`config.mk`:
```
export PLATFORM = sky130hd
export DESIGN_NAME = main_sync
export DESIGN_NICKNAME = main_sync
export VERILOG_FILES = /design/flow/design.v
export SDC_FILE = /design/flow/constraint.sdc
export NUM_CORES = 4
export LEC_CHECK = 0
export CAP_MARGIN = 30
export CORE_MARGIN = 2
export CORE_UTILIZATION = 58
export GPL_ROUTABILITY_DRIVEN = 0
export HOLD_SLACK_MARGIN = -0.0
export MIN_ROUTING_LAYER = met2
export PLACE_DENSITY = 0.48
export SETUP_SLACK_MARGIN = 0.72
export SLEW_MARGIN = 20
export TNS_END_PERCENT = 50
```
`constraint.sdc`:
```
create_clock -name core_clock -period 7.08 [get_ports {clk}]
set_input_delay 1.4160 -clock core_clock [delete_from_list [all_inputs] [get_ports {clk}]]
set_output_delay 1.4160 -clock core_clock [all_outputs]
set_load 0.01 [all_outputs]
```
`design.v`:
```
`timescale 1ns / 1ps
module multiplier(    Rs, Rm, result  );
parameter N = 32; 
output wire[N-1:0] result;
input wire[N-1:0] Rs;
input wire[N-1:0] Rm;
assign result = Rm*Rs;
endmodule
`timescale 1ns / 1ps
module reg_sync(in_address_1,in_address_2,in_address_3,
						out_data_1,out_data_2,out_data_3,
						write_address_1, write_address_2,
						write_data_1, write_data_2,
						write_enable_1, write_enable_2,
						read_enable_1, read_enable_2, read_enable_3,
						rst, clk );
parameter N = 32;			  
reg [N-1:0] R [15:0];	 
input [3:0]in_address_1;
input [3:0]in_address_2;
input [3:0]in_address_3;
output reg [N-1:0]out_data_1;
output reg [N-1:0]out_data_2;
output reg [N-1:0]out_data_3;
input [3:0] write_address_1;
input[N-1:0] write_data_1;
input [3:0] write_address_2;
input[N-1:0] write_data_2;
input clk;
input rst;
input write_enable_1;
input write_enable_2;
input read_enable_1;
input read_enable_2;
input read_enable_3;
integer i;
always@(posedge clk) begin
	if (rst) begin
		for (i = 0; i < 16; i = i + 1)
			R[i] <= 0;
		out_data_1 <= 0;
		out_data_2 <= 0;
		out_data_3 <= 0;
	end else begin
		if (read_enable_1 == 1)
		out_data_1 <= R[in_address_1];
		if (read_enable_2 == 1)
		out_data_2 <= R[in_address_2];
		if (read_enable_3 == 1)
		out_data_3 <= R[in_address_3];
		if (write_enable_1 == 1) R[write_address_1] <= write_data_1;
		if (write_enable_2 == 1) R[write_address_2] <= write_data_2;
	end
end
endmodule 
`timescale 1ns / 1ps
module main_sync(clk, rst, ld_we, ld_addr, ld_data, start, a_addr, b_addr, c_addr,
		count, ready, done, result, rd_addr, rd_data);
parameter N = 32;
input clk;
input rst;
input ld_we;
input [3:0] ld_addr;
input [N-1:0] ld_data;
input start;
input [3:0] a_addr;
input [3:0] b_addr;
input [3:0] c_addr;
input [3:0] count;
output ready;
output reg done;
output [N-1:0] result;
input [3:0] rd_addr;
output [N-1:0] rd_data;
localparam IDLE = 2'd0, FIRST = 2'd1, MUL = 2'd2, WB = 2'd3;
reg [1:0] state;
reg [3:0] cnt;
reg [3:0] dst;
reg [N-1:0] reg_C;
wire [N-1:0] reg_A;
wire [N-1:0] reg_B;
wire [N-1:0] product;
wire go = (state == IDLE) && start;
reg_sync register(.in_address_1(a_addr), .in_address_2(b_addr), .in_address_3(rd_addr),
		.out_data_1(reg_A), .out_data_2(reg_B), .out_data_3(rd_data),
		.write_address_1(ld_addr), .write_address_2(dst),
		.write_data_1(ld_data), .write_data_2(reg_C),
		.write_enable_1(ld_we && (state == IDLE) && !start), .write_enable_2(state == WB),
		.read_enable_1(go), .read_enable_2(go), .read_enable_3(1'b1),
		.rst(rst), .clk(clk));
multiplier mult(.Rm(reg_A), .Rs((state == FIRST) ? reg_B : reg_C), .result(product));
assign ready = (state == IDLE);
assign result = reg_C;
always @(posedge clk) begin
	if (rst) begin
		state <= IDLE;
		cnt <= 0;
		dst <= 0;
		reg_C <= 0;
		done <= 0;
	end else begin
		done <= 0;
		case (state)
		IDLE: if (start) begin
			cnt <= count;
			dst <= c_addr;
			state <= FIRST;
		end
		FIRST: begin
			if (cnt == 0) begin
				reg_C <= reg_B;
				state <= WB;
			end else begin
				reg_C <= product;
				cnt <= cnt - 1;
				state <= (cnt == 1) ? WB : MUL;
			end
		end
		MUL: begin
			reg_C <= product;
			cnt <= cnt - 1;
			if (cnt == 1) state <= WB;
		end
		WB: begin
			state <= IDLE;
			done <= 1;
		end
		endcase
	end
end
endmodule
```
`run.sh`:
```
#!/bin/bash
# the make line also repeats each setting of config.mk as NAME=value (left out here)
make -C /OpenROAD-flow-scripts/flow DESIGN_CONFIG=/design/flow/config.mk WORK_HOME=/design/flow/orfs CLKGATE_MAP_FILE= finish
```
==> metrics.sh, run 1 <==
HP-CLASS='flop to flop'
BOUNDARYPINS=126
HTREE_LEVELS=3
CTS_ROOT_BUF='clkbuf_16'
GRT_START_MAX_NET_PINS=129
INTERNAL_POWER_mW=7.68
WORSTPATHREQUIRED_PS=7600
POWER.STATIC_LEAKAGE_nW=23.0
ROUTE.FINAL.WIRE_LENGTH_MM=173
MOST_COMMON_CELL='nor2_1'
HOLD_PATH.STARTPOINT='register.out_data_2[0]$_SDFFE_PP0P_'
YOSYS.STAT.SEQSHARE_PCT=36.0
CRITICALPATHCATEGORY='flop to flop'
EDF_COUNT=512
HPWL_MM=110
FF2FF_SETUP_SLACK_PS=-620
MAXIMUM_CLOCK_FREQUENCY_GHz=0.130
RELSLEWSLACK_PCT=21.8
CRIT_BUF_INV=6
SITE_ROWS=108
P_COMB_SHARE_PCT=24.5
FLOORPLAN.CORE_AREA_UM2=86600
CELL_OCCURRING_MOST_OFTEN_ALONG_THE_WORST_TIMING_PATH='fa_1'
CLOCK_SINK_COUNT=653
MUX_SHARE_OF_AREA_PCT=22.8
AREA_GROWTH_SYN_TO_LAYOUT_PCT=14.1
R2R_ENDPOINT='reg_C[30]$_SDFFE_PP0N_'
GRT_PASS1_WL_MM=254
CP_TOP_FAMILY='adder cells'
OPENROAD.WARNINGS=35
DETAILEDROUTE.FIRSTPASSITERATIONCOUNT=54
SYN_INST=4139
GLOBALROUTETOTALUTIL_PCT=56.9
OUTCOME='complete, but fails checks'
TOTAL_POWER_mW=11.1
FINAL_MIN_PERIOD_OVER_CLOCK_PERIOD_PCT=109
FP_UTIL_PCT=58.4
NUM-NETS-FINAL=4933
R2R_CELLS=26
FILLCELLCOUNT=6483
TOTAL_SWITCHING_POWER_mW=3.41
CP-END-KIND='flop'
RSZ0062_AT_GRT='yes'
CLK_LATENCY_PS=640
POWER.CLOCK.TOTAL_mW=3.91
PLACE_WS_PS=-645
AREA_LEADER_SHARE_PCT=30.4
POST_SYNTH_INSTANCE_AREA_UM2=50600
YS_SH_AOI_PCT=2.69
SYN_NETS=4732
WORST_SLEW_PIN_SLEW_PS=1170
ASYNCSETRESETFLOPFRACSYNTH_PCT=0
LOGIC_AREA_UM2=30300
LAYOUT.CELL_AREA.NON_FILLER_UM2=57700
CTS_TREE='built'
FIRST_GLOBAL_VIAS=55500
CRIT_SLOWEST_CELL='fa_1'
CRIT_PATH_END='reg_C[30]$_SDFFE_PP0N_'
CTS.PATH.MAX_BUFFERS=3
BUFFER_PORTS.INSERTED=125
OVERFLOW=0
FA_HA_AREA_SHARE_PCT=19.3
YOSYS_REGISTER_BITS=653
DRV_CAP=0
WORST_HOLD_PATH.NUM_CELLS=2
SYNTH_CELL_TYPE_COUNT=64
DRTITER0DRC=12800
FF_LATCH_AREA_UM2=18200
LARGESTPOWERGROUP='sequential cells'
POWER_SEQUENTIAL_mW=4.47
POWER_DENSITY_nW_PER_UM2=192
MAXSLEWVIOLCOUNT=0
SYN_AVG_CELL_AREA_UM2=12.2
POST_SYNTH_XOR_AREA_FRACTION_PCT=1.41
VIAS_PER_CELL=8.59
CLOCKPOWERSHARE_PCT=35.3
WORST_SETUP_HOLD_PATH_CLK_SLEW_PS=60
SWITCHING_POWER_SHARE_OF_THE_TOTAL_PCT=30.7
TOPCOMBFAMILYBYAREA='multiplexers'
DIE_WIDTH_UM=299
POST-ROUTE-DRC-COUNT=4
FLOORPLAN.DIE_AREA_UM2=89500
POST-ROUTE-MIN-PERIOD_PS=7700
HOLD_END='register.out_data_2[0]$_SDFFE_PP0P_'
WORSTREG2REGSTART='state[2]$_DFF_P_'
STARTPOINT_TYPE='flop'
YS_SH_SIMPLE_PCT=12.4
ROUTE.VIAS.TOTAL=47700
CP.DEPTH=26
NUMBER_OF_CELLS_IN_YOSYS_STAT=4139
TOP_AREA_CELL='edfxtp_1'
FINAL_ANTENNA_NET_COUNT=0
TIMING.FINAL.HOLD_VIOLATIONS=0
SETUP.WORST_PATH.START='state[2]$_DFF_P_'
MIN_SETUP_SLACK_POST_ROUTE_PS=-623
SYNTH.AREA.TOP_CELLS='edfxtp_1 30%, mux4_2 21%, fa_1 16%'
SETUP_VIOL=15
SYNTH.CELLS.MOST_FREQUENT='564 x nor2_1, 512 x edfxtp_1, 480 x mux4_2'
POWER_FRAC_SEQ_PCT=40.3
YOSYSCHIPAREA_UM2=50600
CTS_BUFFERS=70
YS_DOMINANT_REG_CELL='edfxtp_1'
YOSYSWARNINGS=2
TIMING.CRITICAL_PATH.ARRIVAL_PS=8220
WORST_VOLTAGE_DROP_ACROSS_THE_VDD_GRID_mV=0.231
INITIAL_ANTENNA_VIOLATION_COUNT=0
COMBINATIONAL_LOGIC_POWER_mW=2.71
FINAL.SETUP_SKEW_PS=41.3
DIE_H_UM=299
SLOWEST_DELAY_PS=630
WIRE_PER_INST_UM=31.1
WORSTPATHMAXFANOUT=7
LAYOUT_VIOLATIONS='design-rule violations, negative setup slack'
PLACE_AREA_UM2=54700
stage by stage:
step | hold WS [ps] | utilization (%) | TNS, ps | instances
3_5_place_dp | 454 | 63.1 | -5850 | 5408
2_1_floorplan | 433 | - | -1070 | 4139
6_report | 465 | 66.6 | -5320 | 5558
5_1_grt | 489 | 66.6 | -7670 | 5550
4_1_cts | 462 | 66.2 | -3580 | 5543
3_3_place_gp | 448 | 63.1 | -5070 | 5405
timing repair:
action | CTS | global route
setup endpoints to repair | 22 | 23
pin swaps | 48 | 35
hold buffers | 0 | 0
gates resized | 64 | 48
setup buffers | 8 | 3
metal layers:
| metal | up-vias | GRT usage [%] | routed length [µm] |
|---|---|---|---|
| li1 | 14700 | - | - |
| met1 | 16200 | - | 0 |
| met2 | 14300 | 66.9 | 79100 |
| met3 | 2507 | 70.1 | 66600 |
| met4 | 103 | 18.2 | 23900 |
| met5 | - | 37.1 | 3310 |
layout make-up:
cell class	count	share of cell area, %
inverters	384	2.50
multi-input cells	2772	52.5
flip-flops and latches	653	31.5
diodes	8	0.0347
repair buffers	459	6.88
clock buffers	94	3.30
well taps	1155	2.50
clock inverters	33	0.711
==> inputs of run 2 (changes only) <==
- CAP_MARGIN: 30 -> 5
- CELL_PAD_IN_SITES_DETAIL_PLACEMENT: unset -> 0
- CORE_UTILIZATION: 58 -> 72
- CTS_CLUSTER_DIAMETER: unset -> 294
- CTS_CLUSTER_SIZE: unset -> 14
- GPL_ROUTABILITY_DRIVEN: 0 -> unset
- HOLD_SLACK_MARGIN: -0.0 -> unset
- MIN_ROUTING_LAYER: met2 -> unset
- PLACE_DENSITY: 0.48 -> unset
- SETUP_SLACK_MARGIN: 0.72 -> 0.95
- SLEW_MARGIN: 20 -> 35
- TNS_END_PERCENT: 50 -> 90
- clock period: 7.08 -> 7.32 ns (I/O delays scaled with it)
==> metrics.sh, run 2 <==
OUTCOME='complete, but fails checks'
LAYOUT_VIOLATIONS='negative setup slack'
GLOBALROUTETOTALUTIL_PCT=49.3  # -7.6 points
FP_UTIL_PCT=72.4  # +14 points
INITIAL_ANTENNA_VIOLATION_COUNT=9  # +9
SITE_ROWS=97  # -10%
HOLD_PATH.STARTPOINT='dst[0]$_SDFFE_PP0P_'
CP.DEPTH=27  # +3.8%
SYN_INST=4139  # unchanged
FA_HA_AREA_SHARE_PCT=19.3  # unchanged
NUM-NETS-FINAL=4867  # -1.3%
POST-ROUTE-MIN-PERIOD_PS=7570  # -130 ps
SETUP.WORST_PATH.START='state[2]$_DFF_P_'
AREA_GROWTH_SYN_TO_LAYOUT_PCT=11.3
YOSYS_REGISTER_BITS=653  # unchanged
OVERFLOW=0  # unchanged
INTERNAL_POWER_mW=6.59  # -14%
WIRE_PER_INST_UM=34.3  # +10%
RSZ0062_AT_GRT='yes'
POST_SYNTH_INSTANCE_AREA_UM2=50600  # unchanged
ROUTE.FINAL.WIRE_LENGTH_MM=180  # +4.4%
WORST_SLEW_PIN_SLEW_PS=1050  # -118 ps
POWER_FRAC_SEQ_PCT=45.4  # +5.1 points
LARGESTPOWERGROUP='sequential cells'
WORSTREG2REGSTART='state[2]$_DFF_P_'
MAXSLEWVIOLCOUNT=0  # unchanged
SYNTH.CELLS.MOST_FREQUENT='564 x nor2_1, 512 x edfxtp_1, 480 x mux4_2'
YOSYSCHIPAREA_UM2=50600  # unchanged
FIRST_GLOBAL_VIAS=40500  # -27%
ROUTE.VIAS.TOTAL=39400  # -17%
SETUP_VIOL=8  # -7
OPENROAD.WARNINGS=32  # -8.6%
CTS_ROOT_BUF='clkbuf_16'
CLK_LATENCY_PS=660  # +20 ps
POWER_SEQUENTIAL_mW=4.37  # -2%
SLOWEST_DELAY_PS=650  # +20 ps
CTS_HOLD_REPAIR.BUFFERS=0  # unchanged
SWITCHING_POWER_SHARE_OF_THE_TOTAL_PCT=31.5  # +0.76 points
CRIT_PATH_END='reg_C[25]$_SDFFE_PP0N_'
R2R_CELLS=27  # +3.8%
MUX_SHARE_OF_AREA_PCT=22.8  # unchanged
CRIT_SLOWEST_CELL='fa_2'
CTS_BUFFERS=52  # -26%
CP_TOP_FAMILY='adder cells'
TOTAL_SWITCHING_POWER_mW=3.03  # -11%
CELL_OCCURRING_MOST_OFTEN_ALONG_THE_WORST_TIMING_PATH='fa_1'
YOSYSWARNINGS=2  # unchanged
POST_SYNTH_XOR_AREA_FRACTION_PCT=1.41  # unchanged
STARTPOINT_TYPE='flop'
YOSYS.STAT.SEQSHARE_PCT=36.0  # unchanged
CP-END-KIND='flop'
POWER.STATIC_LEAKAGE_nW=22.3  # -3.1%
DRTITER0DRC=6715  # -47%
FINAL.SETUP_SKEW_PS=37.5  # -3.75 ps
WORST_VOLTAGE_DROP_ACROSS_THE_VDD_GRID_mV=0.273  # +18%
PLACE_WS_PS=-233  # +412 ps
GRT_PASS1_WL_MM=255  # +0.48%
SYN_NETS=4732  # unchanged
HP-CLASS='flop to flop'
NUMBER_OF_CELLS_IN_YOSYS_STAT=4139  # unchanged
BOUNDARYPINS=126  # unchanged
YS_SH_AOI_PCT=2.69  # unchanged
POST-ROUTE-DRC-COUNT=0  # -4
HPWL_MM=112  # +1.1%
FF2FF_SETUP_SLACK_PS=-250  # +370 ps
R2R_ENDPOINT='reg_C[25]$_SDFFE_PP0N_'
AREA_LEADER_SHARE_PCT=30.4  # unchanged
MAXIMUM_CLOCK_FREQUENCY_GHz=0.132  # +1.7%
SYNTH_CELL_TYPE_COUNT=64  # unchanged
WORSTPATHREQUIRED_PS=7800  # +200 ps
SYNTH.AREA.TOP_CELLS='edfxtp_1 30%, mux4_2 21%, fa_1 16%'
FILLCELLCOUNT=3657  # -44%
COMBINATIONAL_LOGIC_POWER_mW=2.49  # -8.1%
P_COMB_SHARE_PCT=25.9  # +1.4 points
CRITICALPATHCATEGORY='flop to flop'
MOST_COMMON_CELL='nor2_1'
DETAILEDROUTE.FIRSTPASSITERATIONCOUNT=12  # -78%
CLOCKPOWERSHARE_PCT=28.7  # -6.6 points
TOPCOMBFAMILYBYAREA='multiplexers'
POWER.CLOCK.TOTAL_mW=2.76  # -29%
CTS_TREE='built'
GP_ROUTABILITY_CONGESTION=0.974
EDF_COUNT=512  # unchanged
POWER_DENSITY_nW_PER_UM2=171  # -11%
CLOCK_SINK_COUNT=653  # unchanged
FINAL_ANTENNA_NET_COUNT=0  # unchanged
WORST_HOLD_PATH.NUM_CELLS=2  # unchanged
DRV_CAP=0  # unchanged
LOGIC_AREA_UM2=30300  # about the same
HTREE_LEVELS=2  # -1
HOLD_END='dst[0]$_SDFFE_PP0P_'
MIN_SETUP_SLACK_POST_ROUTE_PS=-253  # +370 ps
WORST_SETUP_HOLD_PATH_CLK_SLEW_PS=70  # about the same
TIMING.CRITICAL_PATH.ARRIVAL_PS=8050  # -170 ps
WORSTPATHMAXFANOUT=8  # +1
DIE_WIDTH_UM=269  # -10%
CTS.PATH.MAX_BUFFERS=3  # unchanged
GRT_START_MAX_NET_PINS=99  # -23%
BUFFER_PORTS.INSERTED=125  # unchanged
TOP_AREA_CELL='edfxtp_1'
FLOORPLAN.DIE_AREA_UM2=72300  # -19%
YS_SH_SIMPLE_PCT=12.4  # unchanged
VIAS_PER_CELL=7.49  # -13%
FF_LATCH_AREA_UM2=18200  # unchanged
TIMING.FINAL.HOLD_VIOLATIONS=0  # unchanged
DIE_H_UM=269  # -10%
TOTAL_POWER_mW=9.62  # -13%
CRIT_BUF_INV=6  # unchanged
YS_DOMINANT_REG_CELL='edfxtp_1'
FLOORPLAN.CORE_AREA_UM2=69800  # -19%
RELSLEWSLACK_PCT=29.7  # +7.8 points
ASYNCSETRESETFLOPFRACSYNTH_PCT=0  # unchanged
SYN_AVG_CELL_AREA_UM2=12.2  # unchanged
FINAL_MIN_PERIOD_OVER_CLOCK_PERIOD_PCT=103  # -5.3 points
==> run 2: area by class of cell <==
type                    count  area share [%]
clock inverters             2          0.0489
diodes                      5          0.0222
repair buffers            411            6.41
flip-flops and latches    653            32.4
multi-input cells        2772            53.9
well taps                 940            2.09
inverters                 384            2.56
clock buffers              91            2.61
==> run 2: repair_timing <==
action | 4_1_cts | 5_1_grt
endpoints found under the setup margin | 22 | 23
setup buffers | 25 | 6
pin swaps | 81 | 15
gates resized | 100 | 29
cloned | 0 | 0
==> run 2: per-stage QoR <==
step	setup TNS [ps]	instance area (µm²)	util (%)	instances	hold WS (ps)
floorplan	-96.3	50700	-	4139	433
global placement	-1090	53900	77.2	5127	444
detailed placement	-1270	53900	77.2	5127	465
CTS	-550	56000	80.3	5245	474
global route	-3180	56200	80.6	5255	490
finish	-1090	56300	80.6	5258	473
==> run 2: routing by layer <==
metal | part of all wire, % | GRT usage, % | up-vias
met5 | 0.079 | 0 | -
met4 | 9.6 | 34.0 | 12
met3 | 16 | 15.2 | 1554
met2 | 45 | 75.2 | 4372
met1 | 30 | 61.1 | 18900
li1 | - | - | 14600
==> inputs of run 3 (changes only) <==
- CAP_MARGIN: 5 -> 20
- CORE_UTILIZATION: 72 -> 70
- CTS_CLUSTER_SIZE: 14 -> 20
- MAX_ROUTING_LAYER: unset -> met4
- PLACE_DENSITY_LB_ADDON: unset -> 0.09
- SETUP_SLACK_MARGIN: 0.95 -> 1.44
- SLEW_MARGIN: 35 -> 10
- clock period: 7.32 -> 5.05 ns (I/O delays scaled with it)
==> metrics.sh, run 3 <==
SYN_NETS=4732  # unchanged
NUM-NETS-FINAL=4967  # +2.1%
NUMBER_OF_CELLS_IN_YOSYS_STAT=4139  # unchanged
WORST_SLEW_PIN_SLEW_PS=1060  # +4.73 ps
POWER.STATIC_LEAKAGE_nW=22.8  # +2.3%
YOSYSCHIPAREA_UM2=50600  # unchanged
SWITCHING_POWER_SHARE_OF_THE_TOTAL_PCT=30.6  # -0.91 points
TIMING.FINAL.HOLD_VIOLATIONS=0  # unchanged
TIMING.CRITICAL_PATH.ARRIVAL_PS=8040  # about the same
DETAILEDROUTE.FIRSTPASSITERATIONCOUNT=6  # -6
PLACE_WS_PS=-2580  # -2340 ps
WORSTPATHMAXFANOUT=8  # unchanged
MUX_SHARE_OF_AREA_PCT=22.8  # unchanged
WORST_VOLTAGE_DROP_ACROSS_THE_VDD_GRID_mV=0.361  # +32%
SYNTH.AREA.TOP_CELLS='edfxtp_1 30%, mux4_2 21%, fa_1 16%'
GLOBALROUTETOTALUTIL_PCT=46.2  # -3.1 points
HOLD_PATH.STARTPOINT='dst[0]$_SDFFE_PP0P_'
FA_HA_AREA_SHARE_PCT=19.3  # unchanged
FINAL.SETUP_SKEW_PS=22.4  # -15.2 ps
PATH_CELLS='buf_8, mux2_4, buf_6, and2_4, fa_1, inv_2, fa_1, fa_1, fa_1, inv_2, fa_1, fa_1, fa_1, fa_1, ha_4, buf_6, a221oi_2, o21ai_2, a311o_1, a2111oi_2, a21oi_1, xor2_1, nand2_1, a211oi_2'
MET2_USAGE_PCT=71.1  # -4.1 points
DIE_WIDTH_UM=273  # +1.4%
FF2FF_SETUP_SLACK_PS=-2460  # -2210 ps
FLOORPLAN.DIE_AREA_UM2=74400  # +2.8%
POST_SYNTH_INSTANCE_AREA_UM2=50600  # unchanged
OPENROAD.WARNINGS=31  # -3.1%
POWER.CLOCK.TOTAL_mW=3.35  # +21%
DRV_CAP=0  # unchanged
CLOCKPOWERSHARE_PCT=25.1  # -3.6 points
EDF_COUNT=512  # unchanged
TOPCOMBFAMILYBYAREA='multiplexers'
AREA_GROWTH_SYN_TO_LAYOUT_PCT=13.4
FINAL_MIN_PERIOD_OVER_CLOCK_PERIOD_PCT=149  # +45 points
MAXIMUM_CLOCK_FREQUENCY_GHz=0.133  # +0.82%
SYNTH.CELLS.MOST_FREQUENT='564 x nor2_1, 512 x edfxtp_1, 480 x mux4_2'
WORST_HOLD_PATH.NUM_CELLS=2  # unchanged
RSZ0062_AT_GRT='yes'
CRIT_SLOWEST_CELL='fa_1'
POST-ROUTE-DRC-COUNT=0  # unchanged
DIE_H_UM=273  # +1.4%
INITIAL_ANTENNA_VIOLATION_COUNT=5  # -4
SYN_INST=4139  # unchanged
SETUP.WORST_PATH.START='state[2]$_DFF_P_'
GP_ROUTABILITY_CONGESTION=0.982  # +0.76%
P_COMB_SHARE_PCT=27.9  # +2.0 points
POST_SYNTH_XOR_AREA_FRACTION_PCT=1.41  # unchanged
YS_DOMINANT_REG_CELL='edfxtp_1'
FP_UTIL_PCT=70.7  # -1.7 points
STARTPOINT_TYPE='flop'
MAXSLEWVIOLCOUNT=0  # unchanged
FLOORPLAN.CORE_AREA_UM2=71500  # +2.4%
YOSYS.STAT.SEQSHARE_PCT=36.0  # unchanged
ROUTE.VIAS.TOTAL=37400  # -5.0%
DRTITER0DRC=5444  # -19%
GRT_PASS1_WL_MM=242  # -5.1%
POWER_FRAC_SEQ_PCT=47.0  # +1.6 points
CTS_ROOT_BUF='clkbuf_16'
LAYOUT_VIOLATIONS='negative setup slack'
SETUP_VIOL=24  # +16
FINALHOLDWORSTSLACK_PS=471  # -2.10 ps
TOP_AREA_CELL='edfxtp_1'
BUFFER_PORTS.INSERTED=125  # unchanged
CP-END-KIND='flop'
MIN_SETUP_SLACK_POST_ROUTE_PS=-2460  # -2210 ps
GRT.MET3_USAGE_PCT=9.92  # -5.3 points
PLACE_AREA_UM2=55200  # +2.5%
GRT_UTIL_MET1_PCT=58.2  # -2.9 points
HOLD_END='dst[0]$_SDFFE_PP0P_'
AREA_LEADER_SHARE_PCT=30.4  # unchanged
FILLCELLCOUNT=4094  # +12%
YOSYSWARNINGS=2  # unchanged
WORSTREG2REGSTART='state[2]$_DFF_P_'
GRT_START_MAX_NET_PINS=84  # -15%
YS_SH_AOI_PCT=2.69  # unchanged
RELSLEWSLACK_PCT=29.2  # -0.48 points
CLK_LATENCY_PS=600  # -60 ps
CP_TOP_FAMILY='adder cells'
CTS_TREE='built'
CTS_HOLD_REPAIR.BUFFERS=0  # unchanged
CELL_OCCURRING_MOST_OFTEN_ALONG_THE_WORST_TIMING_PATH='fa_1'
LARGESTPOWERGROUP='sequential cells'
HPWL_MM=111  # -0.64%
GRT_MOST_USED_LAYER='met2'
CLOCK_SINK_COUNT=653  # unchanged
HTREE_LEVELS=2  # unchanged
YS_SH_SIMPLE_PCT=12.4  # unchanged
CTS_BUFFERS=38  # -27%
CRITICALPATHCATEGORY='flop to flop'
BOUNDARYPINS=126  # unchanged
R2R_ENDPOINT='reg_C[29]$_SDFFE_PP0N_'
R2R_CELLS=24  # -11%
LAYOUT.CELL_AREA.NON_FILLER_UM2=57300  # +1.9%
HP-CLASS='flop to flop'
FIRST_GLOBAL_VIAS=38800  # -4.1%
FINAL_ANTENNA_NET_COUNT=0  # unchanged
MOST_COMMON_CELL='nor2_1'
SLOWEST_DELAY_PS=610  # -40 ps
CTS.PATH.MAX_BUFFERS=3  # unchanged
OVERFLOW=0  # unchanged
OUTCOME='complete, but fails checks'
WORSTPATHREQUIRED_PS=5570  # -2230 ps
INTERNAL_POWER_mW=9.24  # +40%
ROUTE.FINAL.WIRE_LENGTH_MM=163  # -9.8%
VIAS_PER_CELL=6.98  # -6.8%
TOTAL_SWITCHING_POWER_mW=4.07  # +34%
SYNTH_CELL_TYPE_COUNT=64  # unchanged
TOTAL_POWER_mW=13.3  # +38%
YOSYS_REGISTER_BITS=653  # unchanged
POST-ROUTE-MIN-PERIOD_PS=7510  # -61.4 ps
ASYNCSETRESETFLOPFRACSYNTH_PCT=0  # unchanged
CP.DEPTH=24  # -11%
WIRE_PER_INST_UM=30.4  # -12%
WORST_SETUP_HOLD_PATH_CLK_SLEW_PS=100  # +30 ps
COMBINATIONAL_LOGIC_POWER_mW=3.71  # +49%
CRIT_BUF_INV=5  # -1
CRIT_PATH_END='reg_C[29]$_SDFFE_PP0N_'
SITE_ROWS=98  # +1.0%
SYN_AVG_CELL_AREA_UM2=12.2  # unchanged
POWER_SEQUENTIAL_mW=6.25  # +43%
POWER_DENSITY_nW_PER_UM2=232  # +36%
-- run 3: area by class of cell --
class | count | area (µm²) | share of cell area (%)
repair buffers | 524 | 4750 | 8.28
inverters | 384 | 1440 | 2.51
clock inverters | 1 | 8.76 | 0.0153
flip-flops and latches | 653 | 18200 | 31.8
clock buffers | 68 | 1130 | 1.97
multi-input cells | 2773 | 30600 | 53.4
diodes | 7 | 17.5 | 0.0306
well taps | 950 | 1190 | 2.07
-- run 3: repair_timing --
item / 4_1_cts / 5_1_grt
pin swaps: 91 / 39
resized: 103 / 57
setup endpoints to repair: 29 / 66
gates cloned: 1 / 0
setup buffers: 11 / 7
-- run 3: layer usage --
metal,share of wire (%),wire (µm),vias to the layer above
li1,-,-,14800
met1,33,53500,18500
met2,47,76600,3215
met3,13,21100,857
met4,7.1,11500,0
met5,0,0,-
-- run 3: metrics by stage --
step,cells,util (%),TNS (ps)
after floorplan,4139,-,-35750
after global placement,5265,77.3,-47130
after detailed placement,5265,77.3,-48390
after CTS,5346,79.7,-45820
after global routing,5358,80.2,-52850
final,5360,80.2,-47020
==> inputs of run 4 (changes only) <==
- ABC_AREA: unset -> 0
- CELL_PAD_IN_SITES_DETAIL_PLACEMENT: 0 -> unset
- CORE_UTILIZATION: 70 -> 72
- CTS_CLUSTER_DIAMETER: 294 -> 338
- CTS_CLUSTER_SIZE: 20 -> 10
- MAX_ROUTING_LAYER: met4 -> unset
- PLACE_DENSITY: unset -> 0.39
- PLACE_DENSITY_LB_ADDON: 0.09 -> unset
- SETUP_SLACK_MARGIN: 1.44 -> 1.06
- SLEW_MARGIN: 10 -> 20
- TNS_END_PERCENT: 90 -> unset
- clock period: 5.05 -> 10.3 ns (I/O delays scaled with it)
==> metrics.sh, run 4 <==
ROUTE.VIAS.TOTAL=38800  # +3.8%
CRIT_PATH_END='reg_C[29]$_SDFFE_PP0N_'
EDF_COUNT=512  # unchanged
P_COMB_SHARE_PCT=21.7  # -6.2 points
SWITCHING_POWER_SHARE_OF_THE_TOTAL_PCT=30.7  # +0.15 points
POWER_FRAC_SEQ_PCT=43.2  # -3.8 points
TIMING.FINAL.HOLD_VIOLATIONS=0  # unchanged
SYN_NETS=4732  # unchanged
YOSYSWARNINGS=2  # unchanged
BOUNDARYPINS=126  # unchanged
HPWL_MM=106  # -4.6%
DRV_CAP=0  # unchanged
YS_SH_SIMPLE_PCT=12.4  # unchanged
CTS_TREE='built'
OUTCOME='no timing/DRC/antenna violations'
POST_CTS_RESIZED=0  # -100%
POWER_SEQUENTIAL_mW=3.12  # -50%
MUX_SHARE_OF_AREA_PCT=22.8  # unchanged
CTS_HOLD_REPAIR.BUFFERS=0  # unchanged
WORST_SETUP_HOLD_PATH_CLK_SLEW_PS=60  # -40 ps
PLACE_AREA_UM2=52500  # -4.9%
FINAL.SETUP_SKEW_PS=35.8  # +13.5 ps
NUM-NETS-FINAL=4710  # -5.2%
FLOORPLAN.CORE_AREA_UM2=69800  # -2.4%
TOP_AREA_CELL='edfxtp_1'
WORST_HOLD_PATH.NUM_CELLS=2  # unchanged
COMBINATIONAL_LOGIC_POWER_mW=1.57  # -58%
SYNTH.AREA.TOP_CELLS='edfxtp_1 30%, mux4_2 21%, fa_1 16%'
PLACE_INST=4979  # -5.4%
SYNTH.CELLS.MOST_FREQUENT='564 x nor2_1, 512 x edfxtp_1, 480 x mux4_2'
FA_HA_AREA_SHARE_PCT=19.3  # unchanged
RSZ0062_AT_GRT='no'
CP.DEPTH=25  # +4.2%
YOSYS_REGISTER_BITS=653  # unchanged
WORSTREG2REGSTART='state[2]$_DFF_P_'
POST_SYNTH_INSTANCE_AREA_UM2=50600  # unchanged
FF2FF_SETUP_SLACK_PS=1490  # +3950 ps
POWER.CLOCK.TOTAL_mW=2.55  # -24%
R2R_ENDPOINT='reg_C[29]$_SDFFE_PP0N_'
HTREE_LEVELS=3  # +1
INTERNAL_POWER_mW=5.02  # -46%
YS_DOMINANT_REG_CELL='edfxtp_1'
NUMBER_OF_CELLS_IN_YOSYS_STAT=4139  # unchanged
POST_ROUTE_SETUP_TNS_PS=0  # +47020 ps
FINAL_MIN_PERIOD_OVER_CLOCK_PERIOD_PCT=85.5  # -63 points
CLK_LATENCY_PS=650  # +50 ps
FINAL_CELLS=5119  # -4.5%
CRIT_BUF_INV=4  # -1
WORSTPATHREQUIRED_PS=10850  # +5280 ps
WIRE_PER_INST_UM=34.7  # +14%
MAXIMUM_CLOCK_FREQUENCY_GHz=0.114  # -15%
CRITICALPATHCATEGORY='flop to flop'
INITIAL_ANTENNA_VIOLATION_COUNT=9  # +4
BUFFER_PORTS.INSERTED=125  # unchanged
DIE_H_UM=269  # -1.4%
FLOORPLAN.DIE_AREA_UM2=72300  # -2.7%
HOLD_PATH.STARTPOINT='register.out_data_1[9]$_SDFFE_PP0P_'
AREA_LEADER_SHARE_PCT=30.4  # unchanged
PLACE_WS_PS=1660  # +4240 ps
POST_SYNTH_XOR_AREA_FRACTION_PCT=1.41  # unchanged
CLOCKPOWERSHARE_PCT=35.2  # +10 points
POWER_DENSITY_nW_PER_UM2=132  # -43%
DIE_WIDTH_UM=269  # -1.4%
GRT_PASS1_WL_MM=253  # +4.6%
SETUP.WORST_PATH.START='state[2]$_DFF_P_'
YOSYS.STAT.SEQSHARE_PCT=36.0  # unchanged
CTS.PATH.MAX_BUFFERS=3  # unchanged
SLOWEST_DELAY_PS=760  # +150 ps
GP_ROUTABILITY_CONGESTION=0.936  # -4.7%
FP_UTIL_PCT=72.4  # +1.7 points
SYN_AVG_CELL_AREA_UM2=12.2  # unchanged
WORST_SLEW_PIN_SLEW_PS=1220  # +157 ps
ASYNCSETRESETFLOPFRACSYNTH_PCT=0  # unchanged
DRTITER0DRC=6725  # +24%
CTS_BUFFERS=75  # +97%
CRIT_SLOWEST_CELL='dfxtp_2'
CTS.REPAIR_TIMING.SETUP_BUFFER_COUNT=0  # -11
SETUP_VIOL=0  # -100%
WORSTPATHMAXFANOUT=24  # +16
STARTPOINT_TYPE='flop'
LARGESTPOWERGROUP='sequential cells'
CELL_OCCURRING_MOST_OFTEN_ALONG_THE_WORST_TIMING_PATH='fa_1'
SYN_INST=4139  # unchanged
VIAS_PER_CELL=7.59  # +8.7%
TIMING.CRITICAL_PATH.ARRIVAL_PS=9360  # +1320 ps
MOST_COMMON_CELL='nor2_1'
OPENROAD.WARNINGS=31  # unchanged
SITE_ROWS=97  # -1.0%
CLOCK_SINK_COUNT=653  # unchanged
ROUTE.FINAL.WIRE_LENGTH_MM=178  # +9.1%
GLOBALROUTETOTALUTIL_PCT=49.2  # +3.0 points
GRT_START_MAX_NET_PINS=87  # +3.6%
CTS_ROOT_BUF='clkbuf_16'
OVERFLOW=0  # unchanged
TOTAL_SWITCHING_POWER_mW=2.23  # -45%
TOTAL_POWER_mW=7.24  # -46%
WORST_VOLTAGE_DROP_ACROSS_THE_VDD_GRID_mV=0.230  # -36%
RELSLEWSLACK_PCT=18.9  # -10 points
YS_SH_AOI_PCT=2.69  # unchanged
DETAILEDROUTE.FIRSTPASSITERATIONCOUNT=7  # +1
POST-ROUTE-DRC-COUNT=0  # unchanged
POST-ROUTE-MIN-PERIOD_PS=8810  # +1300 ps
HOLD_END='register.out_data_1[9]$_SDFFE_PP0P_'
YOSYSCHIPAREA_UM2=50600  # unchanged
FINAL_ANTENNA_NET_COUNT=0  # unchanged
LAYOUT.CELL_AREA.NON_FILLER_UM2=54800  # -4.5%
HP-CLASS='flop to flop'
MIN_SETUP_SLACK_POST_ROUTE_PS=1490  # +3950 ps
SYNTH_CELL_TYPE_COUNT=64  # unchanged
CP-END-KIND='flop'
MAXSLEWVIOLCOUNT=0  # unchanged
CP_TOP_FAMILY='adder cells'
FIRST_GLOBAL_VIAS=40200  # +3.5%
POWER.STATIC_LEAKAGE_nW=21.6  # -5.4%
TOPCOMBFAMILYBYAREA='multiplexers'
AREA_GROWTH_SYN_TO_LAYOUT_PCT=8.33
R2R_CELLS=25  # +4.2%
run 4: per-stage QoR:
stage	hold WS (ps)	util, %
6_report	467	78.5
3_3_place_gp	446	75.2
4_1_cts	469	78.4
3_5_place_dp	462	75.3
2_1_floorplan	433	-
5_1_grt	478	78.5
run 4: layout make-up:
cell class | instances | area, µm²
diodes | 4 | 10.0
clock buffers | 130 | 2150
clock inverters | 5 | 62.6
fillers | 3968 | 15000
inverters | 384 | 1440
multi-input cells | 2772 | 29700
flip-flops and latches | 653 | 18200
well taps | 940 | 1180
repair buffers | 231 | 2040
run 4: metal layers:
layer  global-route usage, %  up-vias  share of wire (%)
met5                       0        -              0.015
met4                    33.6        4                8.7
met3                    18.2     1397                 16
met2                    75.2     4341                 45
met1                    58.8    18800                 30
li1                        -    14300                  -
==> inputs of run 5 (changes only) <==
- ABC_AREA: 0 -> unset
- CAP_MARGIN: 20 -> 0
- CTS_CLUSTER_DIAMETER: 338 -> unset
- CTS_CLUSTER_SIZE: 10 -> unset
- PLACE_DENSITY: 0.39 -> unset
- SETUP_SLACK_MARGIN: 1.06 -> unset
- clock period: 10.3 -> 6.35 ns (I/O delays scaled with it)
==> metrics.sh, run 5 <==
CLK_LATENCY_PS=630  # -20 ps
CLOCK_SINK_COUNT=653  # unchanged
CRIT_BUF_INV=8  # +4
SWITCHING_POWER_SHARE_OF_THE_TOTAL_PCT=30.3  # -0.39 points
POWER.CLOCK.TOTAL_mW=4.06  # +59%
PLACE_WS_PS=-1320  # -2980 ps
GLOBALROUTETOTALUTIL_PCT=52.5  # +3.3 points
YOSYSCHIPAREA_UM2=50600  # unchanged
R2R_CELLS=29  # +16%
NUMBER_OF_CELLS_IN_YOSYS_STAT=4139  # unchanged
YS_SH_SIMPLE_PCT=12.4  # unchanged
OVERFLOW=0  # unchanged
CTS_TREE='built'
DRTITER0DRC=7486  # +11%
HPWL_MM=115  # +8.9%
AREA_GROWTH_SYN_TO_LAYOUT_PCT=14.9
SYNTH_CELL_TYPE_COUNT=64  # unchanged
WORST_VOLTAGE_DROP_ACROSS_THE_VDD_GRID_mV=0.299  # +30%
YS_SH_AOI_PCT=2.69  # unchanged
MUX_SHARE_OF_AREA_PCT=22.8  # unchanged
CP_TOP_FAMILY='adder cells'
CP-END-KIND='flop'
WORSTPATHREQUIRED_PS=6880  # -3970 ps
POST-ROUTE-DRC-COUNT=0  # unchanged
LAYOUT.CELL_AREA.NON_FILLER_UM2=58100  # +6.0%
POWER_FRAC_SEQ_PCT=41.3  # -1.9 points
DIE_WIDTH_UM=269  # unchanged
SYN_AVG_CELL_AREA_UM2=12.2  # unchanged
RELSLEWSLACK_PCT=15.4  # -3.5 points
FP_UTIL_PCT=72.4  # unchanged
SLOWEST_DELAY_PS=590  # -170 ps
CTS_ROOT_BUF='clkbuf_16'
YOSYSWARNINGS=2  # unchanged
YOSYS_REGISTER_BITS=653  # unchanged
HOLD_END='register.out_data_2[0]$_SDFFE_PP0P_'
WIRE_PER_INST_UM=34.2  # -1.5%
FINAL_UTIL_PCT=83.2  # +4.7 points
SETUP.WORST_PATH.START='state[2]$_DFF_P_'
CRIT_SLOWEST_CELL='fa_1'
POST_SYNTH_INSTANCE_AREA_UM2=50600  # unchanged
TIMING.CRITICAL_PATH.ARRIVAL_PS=7990  # -1370 ps
HTREE_LEVELS=3  # unchanged
WORSTREG2REGSTART='state[2]$_DFF_P_'
FILLCELLCOUNT=3305  # -17%
SYNTH.AREA.TOP_CELLS='edfxtp_1 30%, mux4_2 21%, fa_1 16%'
DIE_H_UM=269  # unchanged
CTS_BUFFERS=66  # -12%
FINAL_ANTENNA_NET_COUNT=0  # unchanged
CRITICALPATHCATEGORY='flop to flop'
MAXIMUM_CLOCK_FREQUENCY_GHz=0.134  # +18%
TOP_AREA_CELL='edfxtp_1'
FINAL_MIN_PERIOD_OVER_CLOCK_PERIOD_PCT=117  # +32 points
POST_SYNTH_XOR_AREA_FRACTION_PCT=1.41  # unchanged
SITE_ROWS=97  # unchanged
HP-CLASS='flop to flop'
NUM-NETS-FINAL=4996  # +6.1%
VIAS_PER_CELL=7.54  # -0.58%
GRT_PASS1_WL_MM=270  # +6.7%
SETUP_VIOL=23  # +23
EDF_COUNT=512  # unchanged
YOSYS.STAT.SEQSHARE_PCT=36.0  # unchanged
CTS_HOLD_REPAIR.BUFFERS=0  # unchanged
TOPCOMBFAMILYBYAREA='multiplexers'
POWER_SEQUENTIAL_mW=5.02  # +61%
FLOORPLAN.DIE_AREA_UM2=72300  # unchanged
P_COMB_SHARE_PCT=25.3  # +3.6 points
WORST_SETUP_HOLD_PATH_CLK_SLEW_PS=70  # about the same
YS_DOMINANT_REG_CELL='edfxtp_1'
CLOCKPOWERSHARE_PCT=33.4  # -1.8 points
WORST_HOLD_PATH.NUM_CELLS=2  # unchanged
POST-ROUTE-MIN-PERIOD_PS=7460  # -1350 ps
R2R_ENDPOINT='reg_C[29]$_SDFFE_PP0N_'
BOUNDARYPINS=126  # unchanged
FF2FF_SETUP_SLACK_PS=-1110  # -2600 ps
RSZ0062_AT_GRT='yes'
TIMING.FINAL.HOLD_VIOLATIONS=0  # unchanged
CRIT_PATH_END='reg_C[29]$_SDFFE_PP0N_'
COMBINATIONAL_LOGIC_POWER_mW=3.07  # +96%
PLACE_AREA_UM2=54900  # +4.6%
GRT_START_MAX_NET_PINS=79  # -9.2%
MIN_SETUP_SLACK_POST_ROUTE_PS=-1110  # -2600 ps
LARGESTPOWERGROUP='sequential cells'
FIRST_GLOBAL_VIAS=42200  # +5.1%
INTERNAL_POWER_mW=8.46  # +69%
DETAILEDROUTE.FIRSTPASSITERATIONCOUNT=12  # +5
CELL_OCCURRING_MOST_OFTEN_ALONG_THE_WORST_TIMING_PATH='fa_1'
OPENROAD.WARNINGS=33  # +6.5%
FLOORPLAN.CORE_AREA_UM2=69800  # unchanged
FA_HA_AREA_SHARE_PCT=19.3  # unchanged
HOLD_PATH.STARTPOINT='register.out_data_2[0]$_SDFFE_PP0P_'
POWER.STATIC_LEAKAGE_nW=23.2  # +7.6%
CTS.PATH.MAX_BUFFERS=3  # unchanged
BUFFER_PORTS.INSERTED=125  # unchanged
POWER_DENSITY_nW_PER_UM2=209  # +58%
GP_ROUTABILITY_CONGESTION=0.964  # +3.0%
MAXSLEWVIOLCOUNT=0  # unchanged
INITIAL_ANTENNA_VIOLATION_COUNT=8  # -1
DRV_CAP=0  # unchanged
LAYOUT_VIOLATIONS='negative setup slack'
WORST_SLEW_PIN_SLEW_PS=1270  # +53.2 ps
FINAL.SETUP_SKEW_PS=35.7  # -0.132 ps
MOST_COMMON_CELL='nor2_1'
FINALHOLDWORSTSLACK_PS=474  # +6.93 ps
OUTCOME='complete, but fails checks'
SYN_INST=4139  # unchanged
ROUTE.FINAL.WIRE_LENGTH_MM=185  # +4.0%
ASYNCSETRESETFLOPFRACSYNTH_PCT=0  # unchanged
SYNTH.CELLS.MOST_FREQUENT='564 x nor2_1, 512 x edfxtp_1, 480 x mux4_2'
AREA_LEADER_SHARE_PCT=30.4  # unchanged
STARTPOINT_TYPE='flop'
SYN_NETS=4732  # unchanged
WORSTPATHMAXFANOUT=6  # -75%
TOTAL_SWITCHING_POWER_mW=3.69  # +66%
ROUTE.VIAS.TOTAL=40800  # +4.9%
CP.DEPTH=29  # +16%
==> run 5: metrics by stage <==
stage	total power, mW	TNS [ps]	std cells
after global routing	12.3	-22350	5397
after detailed placement	7.80	-17530	5250
after floorplan	6.63	-8440	4139
after global placement	7.70	-15790	5250
final	12.2	-18000	5403
after CTS	11.9	-14910	5385
==> run 5: what timing repair did <==
action,in CTS,in global routing
pin swaps,80,65
endpoints found under the setup margin,22,23
buffers inserted,16,12
cloned,1,0
gates resized,97,72
endpoints found under the hold margin,0,0
==> run 5: layout make-up <==
class / count / area (µm²) / area share, %
clock inverter: 23 / 268 / 0.461
inverter: 384 / 1440 / 2.48
tap: 940 / 1180 / 2.03
timing repair buffer: 525 / 4530 / 7.81
multi-input combinational: 2773 / 30500 / 52.6
sequential: 653 / 18200 / 31.3
antenna: 8 / 20.0 / 0.0345
clock buffer: 97 / 1880 / 3.25
==> run 5: per-layer routing <==
metal	track usage (%)	vias to the layer above	wire length, µm
met3	21.4	1644	30300
met5	2.91	-	256
li1	-	14900	-
met2	78.2	4821	81000
met1	63.5	19400	55400
met4	34.5	14	17700
==> inputs of run 6 (changes only) <==
- ABC_AREA: unset -> 0
- CAP_MARGIN: 0 -> 20
- CELL_PAD_IN_SITES_GLOBAL_PLACEMENT: unset -> 3
- CORE_ASPECT_RATIO: unset -> 1.32
- CORE_MARGIN: 2 -> 3
- CORE_UTILIZATION: 72 -> 61
- CTS_CLUSTER_DIAMETER: unset -> 396
- CTS_CLUSTER_SIZE: unset -> 38
- PLACE_DENSITY: unset -> 0.85
- SETUP_SLACK_MARGIN: unset -> 0.4
- clock period: 6.35 -> 7.79 ns (I/O delays scaled with it)
==> metrics.sh, run 6 <==
OUTCOME='stopped before the end'
OUTCOME.STOP_STAGE='3_1_place_gp_skip_io'
FLOW.FIRST_ERROR='[ERROR GPL-0301] Utilization 111.215 % exceeds 100%.'
POST_SYNTH_XOR_AREA_FRACTION_PCT=1.41  # unchanged
YOSYS_REGISTER_BITS=653  # unchanged
YOSYSWARNINGS=2  # unchanged
SYNTH.CELLS.MOST_FREQUENT='564 x nor2_1, 512 x edfxtp_1, 480 x mux4_2'
FP_UTIL_PCT=61.9  # -11 points
FLOORPLAN.DIE_AREA_UM2=86400  # +19%
TOP_AREA_CELL='edfxtp_1'
SYNTH.AREA.TOP_CELLS='edfxtp_1 30%, mux4_2 21%, fa_1 16%'
DIE_H_UM=337  # +25%
POST_SYNTH_INSTANCE_AREA_UM2=50600  # unchanged
YOSYSCHIPAREA_UM2=50600  # unchanged
AREA_LEADER_SHARE_PCT=30.4  # unchanged
SYN_INST=4139  # unchanged
MUX_SHARE_OF_AREA_PCT=22.8  # unchanged
SYNTH_CELL_TYPE_COUNT=64  # unchanged
SITE_ROWS=120  # +24%
SYN_AVG_CELL_AREA_UM2=12.2  # unchanged
DIE_WIDTH_UM=257  # -4.6%
EDF_COUNT=512  # unchanged
FLOORPLAN.CORE_AREA_UM2=81700  # +17%
YS_SH_AOI_PCT=2.69  # unchanged
MOST_COMMON_CELL='nor2_1'
FA_HA_AREA_SHARE_PCT=19.3  # unchanged
ASYNCSETRESETFLOPFRACSYNTH_PCT=0  # unchanged
YOSYS.STAT.SEQSHARE_PCT=36.0  # unchanged
SYN_NETS=4732  # unchanged
YS_DOMINANT_REG_CELL='edfxtp_1'
YS_SH_SIMPLE_PCT=12.4  # unchanged
TOPCOMBFAMILYBYAREA='multiplexers'
NUMBER_OF_CELLS_IN_YOSYS_STAT=4139  # unchanged
==> inputs of run 7 (changes only) <==
- ABC_AREA: 0 -> unset
- CELL_PAD_IN_SITES_DETAIL_PLACEMENT: unset -> 0
- CELL_PAD_IN_SITES_GLOBAL_PLACEMENT: 3 -> unset
- CORE_ASPECT_RATIO: 1.32 -> unset
- CORE_MARGIN: 3 -> 2
- CORE_UTILIZATION: 61 -> 70
- CTS_CLUSTER_DIAMETER: 396 -> 294
- CTS_CLUSTER_SIZE: 38 -> 14
- PLACE_DENSITY: 0.85 -> unset
- PLACE_DENSITY_LB_ADDON: unset -> 0.09
- SETUP_SLACK_MARGIN: 0.4 -> 0.95
- SLEW_MARGIN: 20 -> 35
- TNS_END_PERCENT: unset -> 90
- clock period: 7.79 -> 7.32 ns (I/O delays scaled with it)
==> metrics.sh, run 7 <==
OUTCOME='complete, but fails checks'
LAYOUT_VIOLATIONS='negative setup slack'
RELSLEWSLACK_PCT=30.5
ROUTE.FINAL.WIRE_LENGTH_MM=161
POST-ROUTE-DRC-COUNT=0
GRT_PASS1_WL_MM=240
SYN_NETS=4732  # unchanged
LOGIC_AREA_UM2=30500
WORST_HOLD_PATH.NUM_CELLS=2
FINAL_MIN_PERIOD_OVER_CLOCK_PERIOD_PCT=102
POWER_SEQUENTIAL_mW=4.34
YS_DOMINANT_REG_CELL='edfxtp_1'
POST_SYNTH_INSTANCE_AREA_UM2=50600  # unchanged
WORST_VOLTAGE_DROP_ACROSS_THE_VDD_GRID_mV=0.239
HP-CLASS='flop to flop'
POWER.STATIC_LEAKAGE_nW=22.3
INITIAL_ANTENNA_VIOLATION_COUNT=4
SYN_INST=4139  # unchanged
YOSYS.STAT.SEQSHARE_PCT=36.0  # unchanged
YS_SH_SIMPLE_PCT=12.4  # unchanged
GLOBALROUTETOTALUTIL_PCT=44.5
MUX_SHARE_OF_AREA_PCT=22.8  # unchanged
MOST_COMMON_CELL='nor2_1'
SWITCHING_POWER_SHARE_OF_THE_TOTAL_PCT=30.1
CELL_OCCURRING_MOST_OFTEN_ALONG_THE_WORST_TIMING_PATH='fa_1'
R2R_CELLS=26
AREA_GROWTH_SYN_TO_LAYOUT_PCT=11.5
ASYNCSETRESETFLOPFRACSYNTH_PCT=0  # unchanged
YOSYSWARNINGS=2  # unchanged
HOLD_END='register.out_data_2[0]$_SDFFE_PP0P_'
DRV_CAP=0
BOUNDARYPINS=126
CTS_TREE='built'
WORSTREG2REGSTART='state[2]$_DFF_P_'
SYNTH.AREA.TOP_CELLS='edfxtp_1 30%, mux4_2 21%, fa_1 16%'
POWER_FRAC_SEQ_PCT=45.8
YOSYSCHIPAREA_UM2=50600  # unchanged
FINAL_ANTENNA_NET_COUNT=0
CLOCK_SINK_COUNT=653
SETUP.WORST_PATH.START='state[2]$_DFF_P_'
PLACE_WS_PS=-347
WORSTPATHREQUIRED_PS=7850
DETAILEDROUTE.FIRSTPASSITERATIONCOUNT=6
SYNTH.CELLS.MOST_FREQUENT='564 x nor2_1, 512 x edfxtp_1, 480 x mux4_2'
SYN_AVG_CELL_AREA_UM2=12.2  # unchanged
LARGESTPOWERGROUP='sequential cells'
CRITICALPATHCATEGORY='flop to flop'
HTREE_LEVELS=2
CTS_BUFFERS=52
WORST_SLEW_PIN_SLEW_PS=1040
POWER.CLOCK.TOTAL_mW=2.71
SITE_ROWS=98  # -18%
CP-END-KIND='flop'
FILLCELLCOUNT=4261
CRIT_SLOWEST_CELL='fa_1'
CTS_ROOT_BUF='clkbuf_16'
AREA_LEADER_SHARE_PCT=30.4  # unchanged
CTS.PATH.MAX_BUFFERS=3
FLOORPLAN.CORE_AREA_UM2=71500  # -12%
WORST_SETUP_HOLD_PATH_CLK_SLEW_PS=70
CLOCKPOWERSHARE_PCT=28.6
TOP_AREA_CELL='edfxtp_1'
POST-ROUTE-MIN-PERIOD_PS=7500
MAXSLEWVIOLCOUNT=0
FINAL.SETUP_SKEW_PS=36.6
ROUTE.VIAS.TOTAL=36900
CLK_LATENCY_PS=640
R2R_ENDPOINT='reg_C[28]$_SDFFE_PP0N_'
YS_SH_AOI_PCT=2.69  # unchanged
TOPCOMBFAMILYBYAREA='multiplexers'
CP_TOP_FAMILY='adder cells'
TOTAL_POWER_mW=9.48
NUM-NETS-FINAL=4858
WORSTPATHMAXFANOUT=7
CP.DEPTH=26
FA_HA_AREA_SHARE_PCT=19.3  # unchanged
YOSYS_REGISTER_BITS=653  # unchanged
FLOORPLAN.DIE_AREA_UM2=74400  # -14%
SETUP_VIOL=7
TIMING.FINAL.HOLD_VIOLATIONS=0
STARTPOINT_TYPE='flop'
MIN_SETUP_SLACK_POST_ROUTE_PS=-179
BUFFER_PORTS.INSERTED=125
INTERNAL_POWER_mW=6.62
DRTITER0DRC=5240
SLOWEST_DELAY_PS=570
TOTAL_SWITCHING_POWER_mW=2.86
OPENROAD.WARNINGS=34
GRT_START_MAX_NET_PINS=101
TIMING.CRITICAL_PATH.ARRIVAL_PS=8020
POST_SYNTH_XOR_AREA_FRACTION_PCT=1.41  # unchanged
VIAS_PER_CELL=7.01
FP_UTIL_PCT=70.7  # +8.8 points
CTS_HOLD_REPAIR.BUFFERS=0
OVERFLOW=0
GP_ROUTABILITY_CONGESTION=0.951
DIE_H_UM=273  # -19%
FF_LATCH_AREA_UM2=18200
POWER_DENSITY_nW_PER_UM2=168
CRIT_PATH_END='reg_C[28]$_SDFFE_PP0N_'
MAXIMUM_CLOCK_FREQUENCY_GHz=0.133
SYNTH_CELL_TYPE_COUNT=64  # unchanged
RSZ0062_AT_GRT='yes'
NUMBER_OF_CELLS_IN_YOSYS_STAT=4139  # unchanged
EDF_COUNT=512  # unchanged
CRIT_BUF_INV=5
WIRE_PER_INST_UM=30.6
DIE_WIDTH_UM=273  # +6.3%
COMBINATIONAL_LOGIC_POWER_mW=2.43
P_COMB_SHARE_PCT=25.7
FF2FF_SETUP_SLACK_PS=-180
FIRST_GLOBAL_VIAS=38100
HOLD_PATH.STARTPOINT='register.out_data_2[0]$_SDFFE_PP0P_'
HPWL_MM=105
[run 7: routing by layer]
layer	vias to the layer above	track usage [%]	routed length (µm)
met3	774	10.7	22500
li1	14600	-	-
met2	3217	69.7	75400
met1	18300	58.7	52600
met4	2	23.6	10400
met5	-	0	13
[run 7: area by class of cell]
type / count / area share (%)
Antenna cell: 5 / 0.0222
Clock buffer: 92 / 2.65
Clock inverter: 2 / 0.0422
Inverter: 384 / 2.56
Multi-Input combinational cell: 2773 / 54.0
Sequential cell: 653 / 32.3
Tap cell: 950 / 2.11
Timing Repair Buffer: 401 / 6.29
[run 7: metrics by stage]
step / hold WS [ps] / setup TNS [ps] / utilization, % / instances / instance area [µm²]
after CTS: 456 / -664 / 78.2 / 5246 / 55900
after floorplan: 433 / -96.3 / - / 4139 / 50700
after global placement: 441 / -1210 / 75.4 / 5137 / 53900
after detailed placement: 447 / -1840 / 75.6 / 5141 / 54000
after global routing: 491 / -2860 / 78.8 / 5257 / 56300
final: 457 / -748 / 78.8 / 5260 / 56400
[run 7: timing repair]
item	in CTS	in global routing
pin swaps	43	44
resized	60	73
buffers inserted	10	8
cloned	1	0
endpoints found under the setup margin	22	23
==> inputs of run 8 (changes only) <==
- SETUP_SLACK_MARGIN: 0.95 -> -0.51
- clock period: 7.32 -> 5.04 ns (I/O delays scaled with it)
==> metrics.sh, run 8 <==
SYNTH.CELLS.MOST_FREQUENT='564 x nor2_1, 512 x edfxtp_1, 480 x mux4_2'
SETUP.WORST_PATH.START='state[2]$_DFF_P_'
RSZ0062_AT_GRT='yes'
FLOORPLAN.CORE_AREA_UM2=71500  # unchanged
OVERFLOW=0  # unchanged
INITIAL_ANTENNA_VIOLATION_COUNT=5  # +1
FP_UTIL_PCT=70.7  # unchanged
ASYNCSETRESETFLOPFRACSYNTH_PCT=0  # unchanged
POWER.CLOCK.TOTAL_mW=3.90  # +44%
WORST_HOLD_PATH.NUM_CELLS=2  # unchanged
EDF_COUNT=512  # unchanged
LAYOUT_VIOLATIONS='negative setup slack'
MIN_SETUP_SLACK_POST_ROUTE_PS=-2480  # -2300 ps
CRIT_PATH_END='reg_C[28]$_SDFFE_PP0N_'
SWITCHING_POWER_SHARE_OF_THE_TOTAL_PCT=30.1  # about the same
R2R_CELLS=26  # unchanged
YS_SH_AOI_PCT=2.69  # unchanged
HPWL_MM=111  # +5.4%
CTS.PATH.MAX_BUFFERS=3  # unchanged
DIE_WIDTH_UM=273  # unchanged
VIAS_PER_CELL=6.94  # -1.0%
WORSTPATHREQUIRED_PS=5570  # -2280 ps
POWER_DENSITY_nW_PER_UM2=241  # +44%
BUFFER_PORTS.INSERTED=125  # unchanged
GRT_MOST_USED_LAYER='met2'
TOP_AREA_CELL='edfxtp_1'
FINAL_ANTENNA_NET_COUNT=0  # unchanged
CRIT_BUF_INV=6  # +1
FLOORPLAN.DIE_AREA_UM2=74400  # unchanged
CTS_TREE='built'
MOST_COMMON_CELL='nor2_1'
SYN_AVG_CELL_AREA_UM2=12.2  # unchanged
AREA_GROWTH_SYN_TO_LAYOUT_PCT=13.7
WORSTPATHMAXFANOUT=8  # +1
TOTAL_POWER_mW=13.9  # +46%
CP_TOP_FAMILY='adder cells'
TOPCOMBFAMILYBYAREA='multiplexers'
FF2FF_SETUP_SLACK_PS=-2480  # -2300 ps
TIMING.FINAL.HOLD_VIOLATIONS=0  # unchanged
FINAL.SETUP_SKEW_PS=26.1  # -10.5 ps
YOSYSWARNINGS=2  # unchanged
GRT.MET3_USAGE_PCT=13.5  # +2.8 points
POST-ROUTE-MIN-PERIOD_PS=7520  # +19.3 ps
DIE_H_UM=273  # unchanged
DRV_CAP=0  # unchanged
CELL_OCCURRING_MOST_OFTEN_ALONG_THE_WORST_TIMING_PATH='fa_1'
WORST_SLEW_PIN_SLEW_PS=1000  # -40.4 ps
OUTCOME='complete, but fails checks'
SETUP_VIOL=25  # +18
TIMING.CRITICAL_PATH.ARRIVAL_PS=8050  # +30 ps
POWER_SEQUENTIAL_mW=6.28  # +45%
MUX_SHARE_OF_AREA_PCT=22.8  # unchanged
POST_ROUTE_SETUP_TNS_PS=-47250  # -46500 ps
STARTPOINT_TYPE='flop'
FA_HA_AREA_SHARE_PCT=19.3  # unchanged
HTREE_LEVELS=2  # unchanged
PLACE_WS_PS=-2560  # -2220 ps
CLK_LATENCY_PS=630  # about the same
INTERNAL_POWER_mW=9.70  # +46%
CRITICALPATHCATEGORY='flop to flop'
AREA_LEADER_SHARE_PCT=30.4  # unchanged
SYNTH.AREA.TOP_CELLS='edfxtp_1 30%, mux4_2 21%, fa_1 16%'
ROUTE.VIAS.TOTAL=37400  # +1.5%
POWER_FRAC_SEQ_PCT=45.2  # -0.6 points
FILLCELLCOUNT=4133  # -3.0%
LARGESTPOWERGROUP='sequential cells'
HP-CLASS='flop to flop'
CRIT_SLOWEST_CELL='fa_1'
GRT_PASS1_WL_MM=242  # +0.52%
YS_DOMINANT_REG_CELL='edfxtp_1'
GRT_START_MAX_NET_PINS=75  # -26%
MET2_USAGE_PCT=69.9  # +0.18 points
ROUTE.FINAL.WIRE_LENGTH_MM=162  # +0.49%
CTS_BUFFERS=52  # unchanged
CP-END-KIND='flop'
DETAILEDROUTE.FIRSTPASSITERATIONCOUNT=7  # +1
YOSYS.STAT.SEQSHARE_PCT=36.0  # unchanged
POST-ROUTE-DRC-COUNT=0  # unchanged
YOSYS_REGISTER_BITS=653  # unchanged
YOSYSCHIPAREA_UM2=50600  # unchanged
POST_SYNTH_INSTANCE_AREA_UM2=50600  # unchanged
CTS_ROOT_BUF='clkbuf_16'
CLOCK_SINK_COUNT=653  # unchanged
CLOCKPOWERSHARE_PCT=28.1  # -0.5 points
NUMBER_OF_CELLS_IN_YOSYS_STAT=4139  # unchanged
WIRE_PER_INST_UM=30.0  # -2.0%
GP_ROUTABILITY_CONGESTION=1.02  # +7.7%
POWER.STATIC_LEAKAGE_nW=23.1  # +3.4%
SYNTH_CELL_TYPE_COUNT=64  # unchanged
R2R_ENDPOINT='reg_C[28]$_SDFFE_PP0N_'
RELSLEWSLACK_PCT=32.7  # +2.2 points
SYN_NETS=4732  # unchanged
BOUNDARYPINS=126  # unchanged
MAXIMUM_CLOCK_FREQUENCY_GHz=0.133  # -0.26%
MAXSLEWVIOLCOUNT=0  # unchanged
CP.DEPTH=26  # unchanged
WORST_SETUP_HOLD_PATH_CLK_SLEW_PS=80  # about the same
GLOBALROUTETOTALUTIL_PCT=44.7  # +0.12 points
SITE_ROWS=98  # unchanged
SYN_INST=4139  # unchanged
P_COMB_SHARE_PCT=26.7  # +1.0 points
NUM-NETS-FINAL=4993  # +2.8%
HOLD_PATH.STARTPOINT='dst[0]$_SDFFE_PP0P_'
FIRST_GLOBAL_VIAS=38800  # +1.9%
WORST_VOLTAGE_DROP_ACROSS_THE_VDD_GRID_mV=0.315  # +32%
COMBINATIONAL_LOGIC_POWER_mW=3.70  # +52%
FINAL_MIN_PERIOD_OVER_CLOCK_PERIOD_PCT=149  # +47 points
POST_SYNTH_XOR_AREA_FRACTION_PCT=1.41  # unchanged
HOLD_END='dst[0]$_SDFFE_PP0P_'
FINALHOLDWORSTSLACK_PS=463  # +5.72 ps
SLOWEST_DELAY_PS=570  # about the same
TOTAL_SWITCHING_POWER_mW=4.18  # +46%
WORSTREG2REGSTART='state[2]$_DFF_P_'
OPENROAD.WARNINGS=30  # -12%
LAYOUT.CELL_AREA.NON_FILLER_UM2=57500  # +2.0%
PLACE_AREA_UM2=55200  # +2.2%
YS_SH_SIMPLE_PCT=12.4  # unchanged
GRT_UTIL_MET1_PCT=56.8  # -1.9 points
DRTITER0DRC=4861  # -7.2%
CTS_HOLD_REPAIR.BUFFERS=0  # unchanged
[run 8: stage by stage]
stage                     std cells  util (%)
after global routing           5394      80.4
after detailed placement       5278      77.2
after global placement         5278      77.2
final                          5394      80.4
after floorplan                4139         -
after CTS                      5382      79.8
[run 8: final cells by class]
cell class	instances	area [µm²]	share of cell area [%]
multi-input cells	2772	30400	53.0
flip-flops and latches	653	18200	31.7
repair buffers	537	4710	8.20
clock buffers	93	1480	2.57
inverters	384	1440	2.51
well taps	950	1190	2.07
clock inverters	3	25.0	0.0435
diodes	2	5.00	0.00870
[run 8: layer usage]
layer	vias up	wire length (µm)
met3	822	23600
met5	-	36
met2	3287	75500
met1	18500	51900
li1	14800	-
met4	6	10700
[run 8: what timing repair did]
action / in CTS / in global routing
pin swaps: 42 / 42
setup endpoints to repair: 24 / 24
gates resized: 55 / 78
buffers inserted: 8 / 13
No activity file was given, so power comes from the tool's default toggle rates.
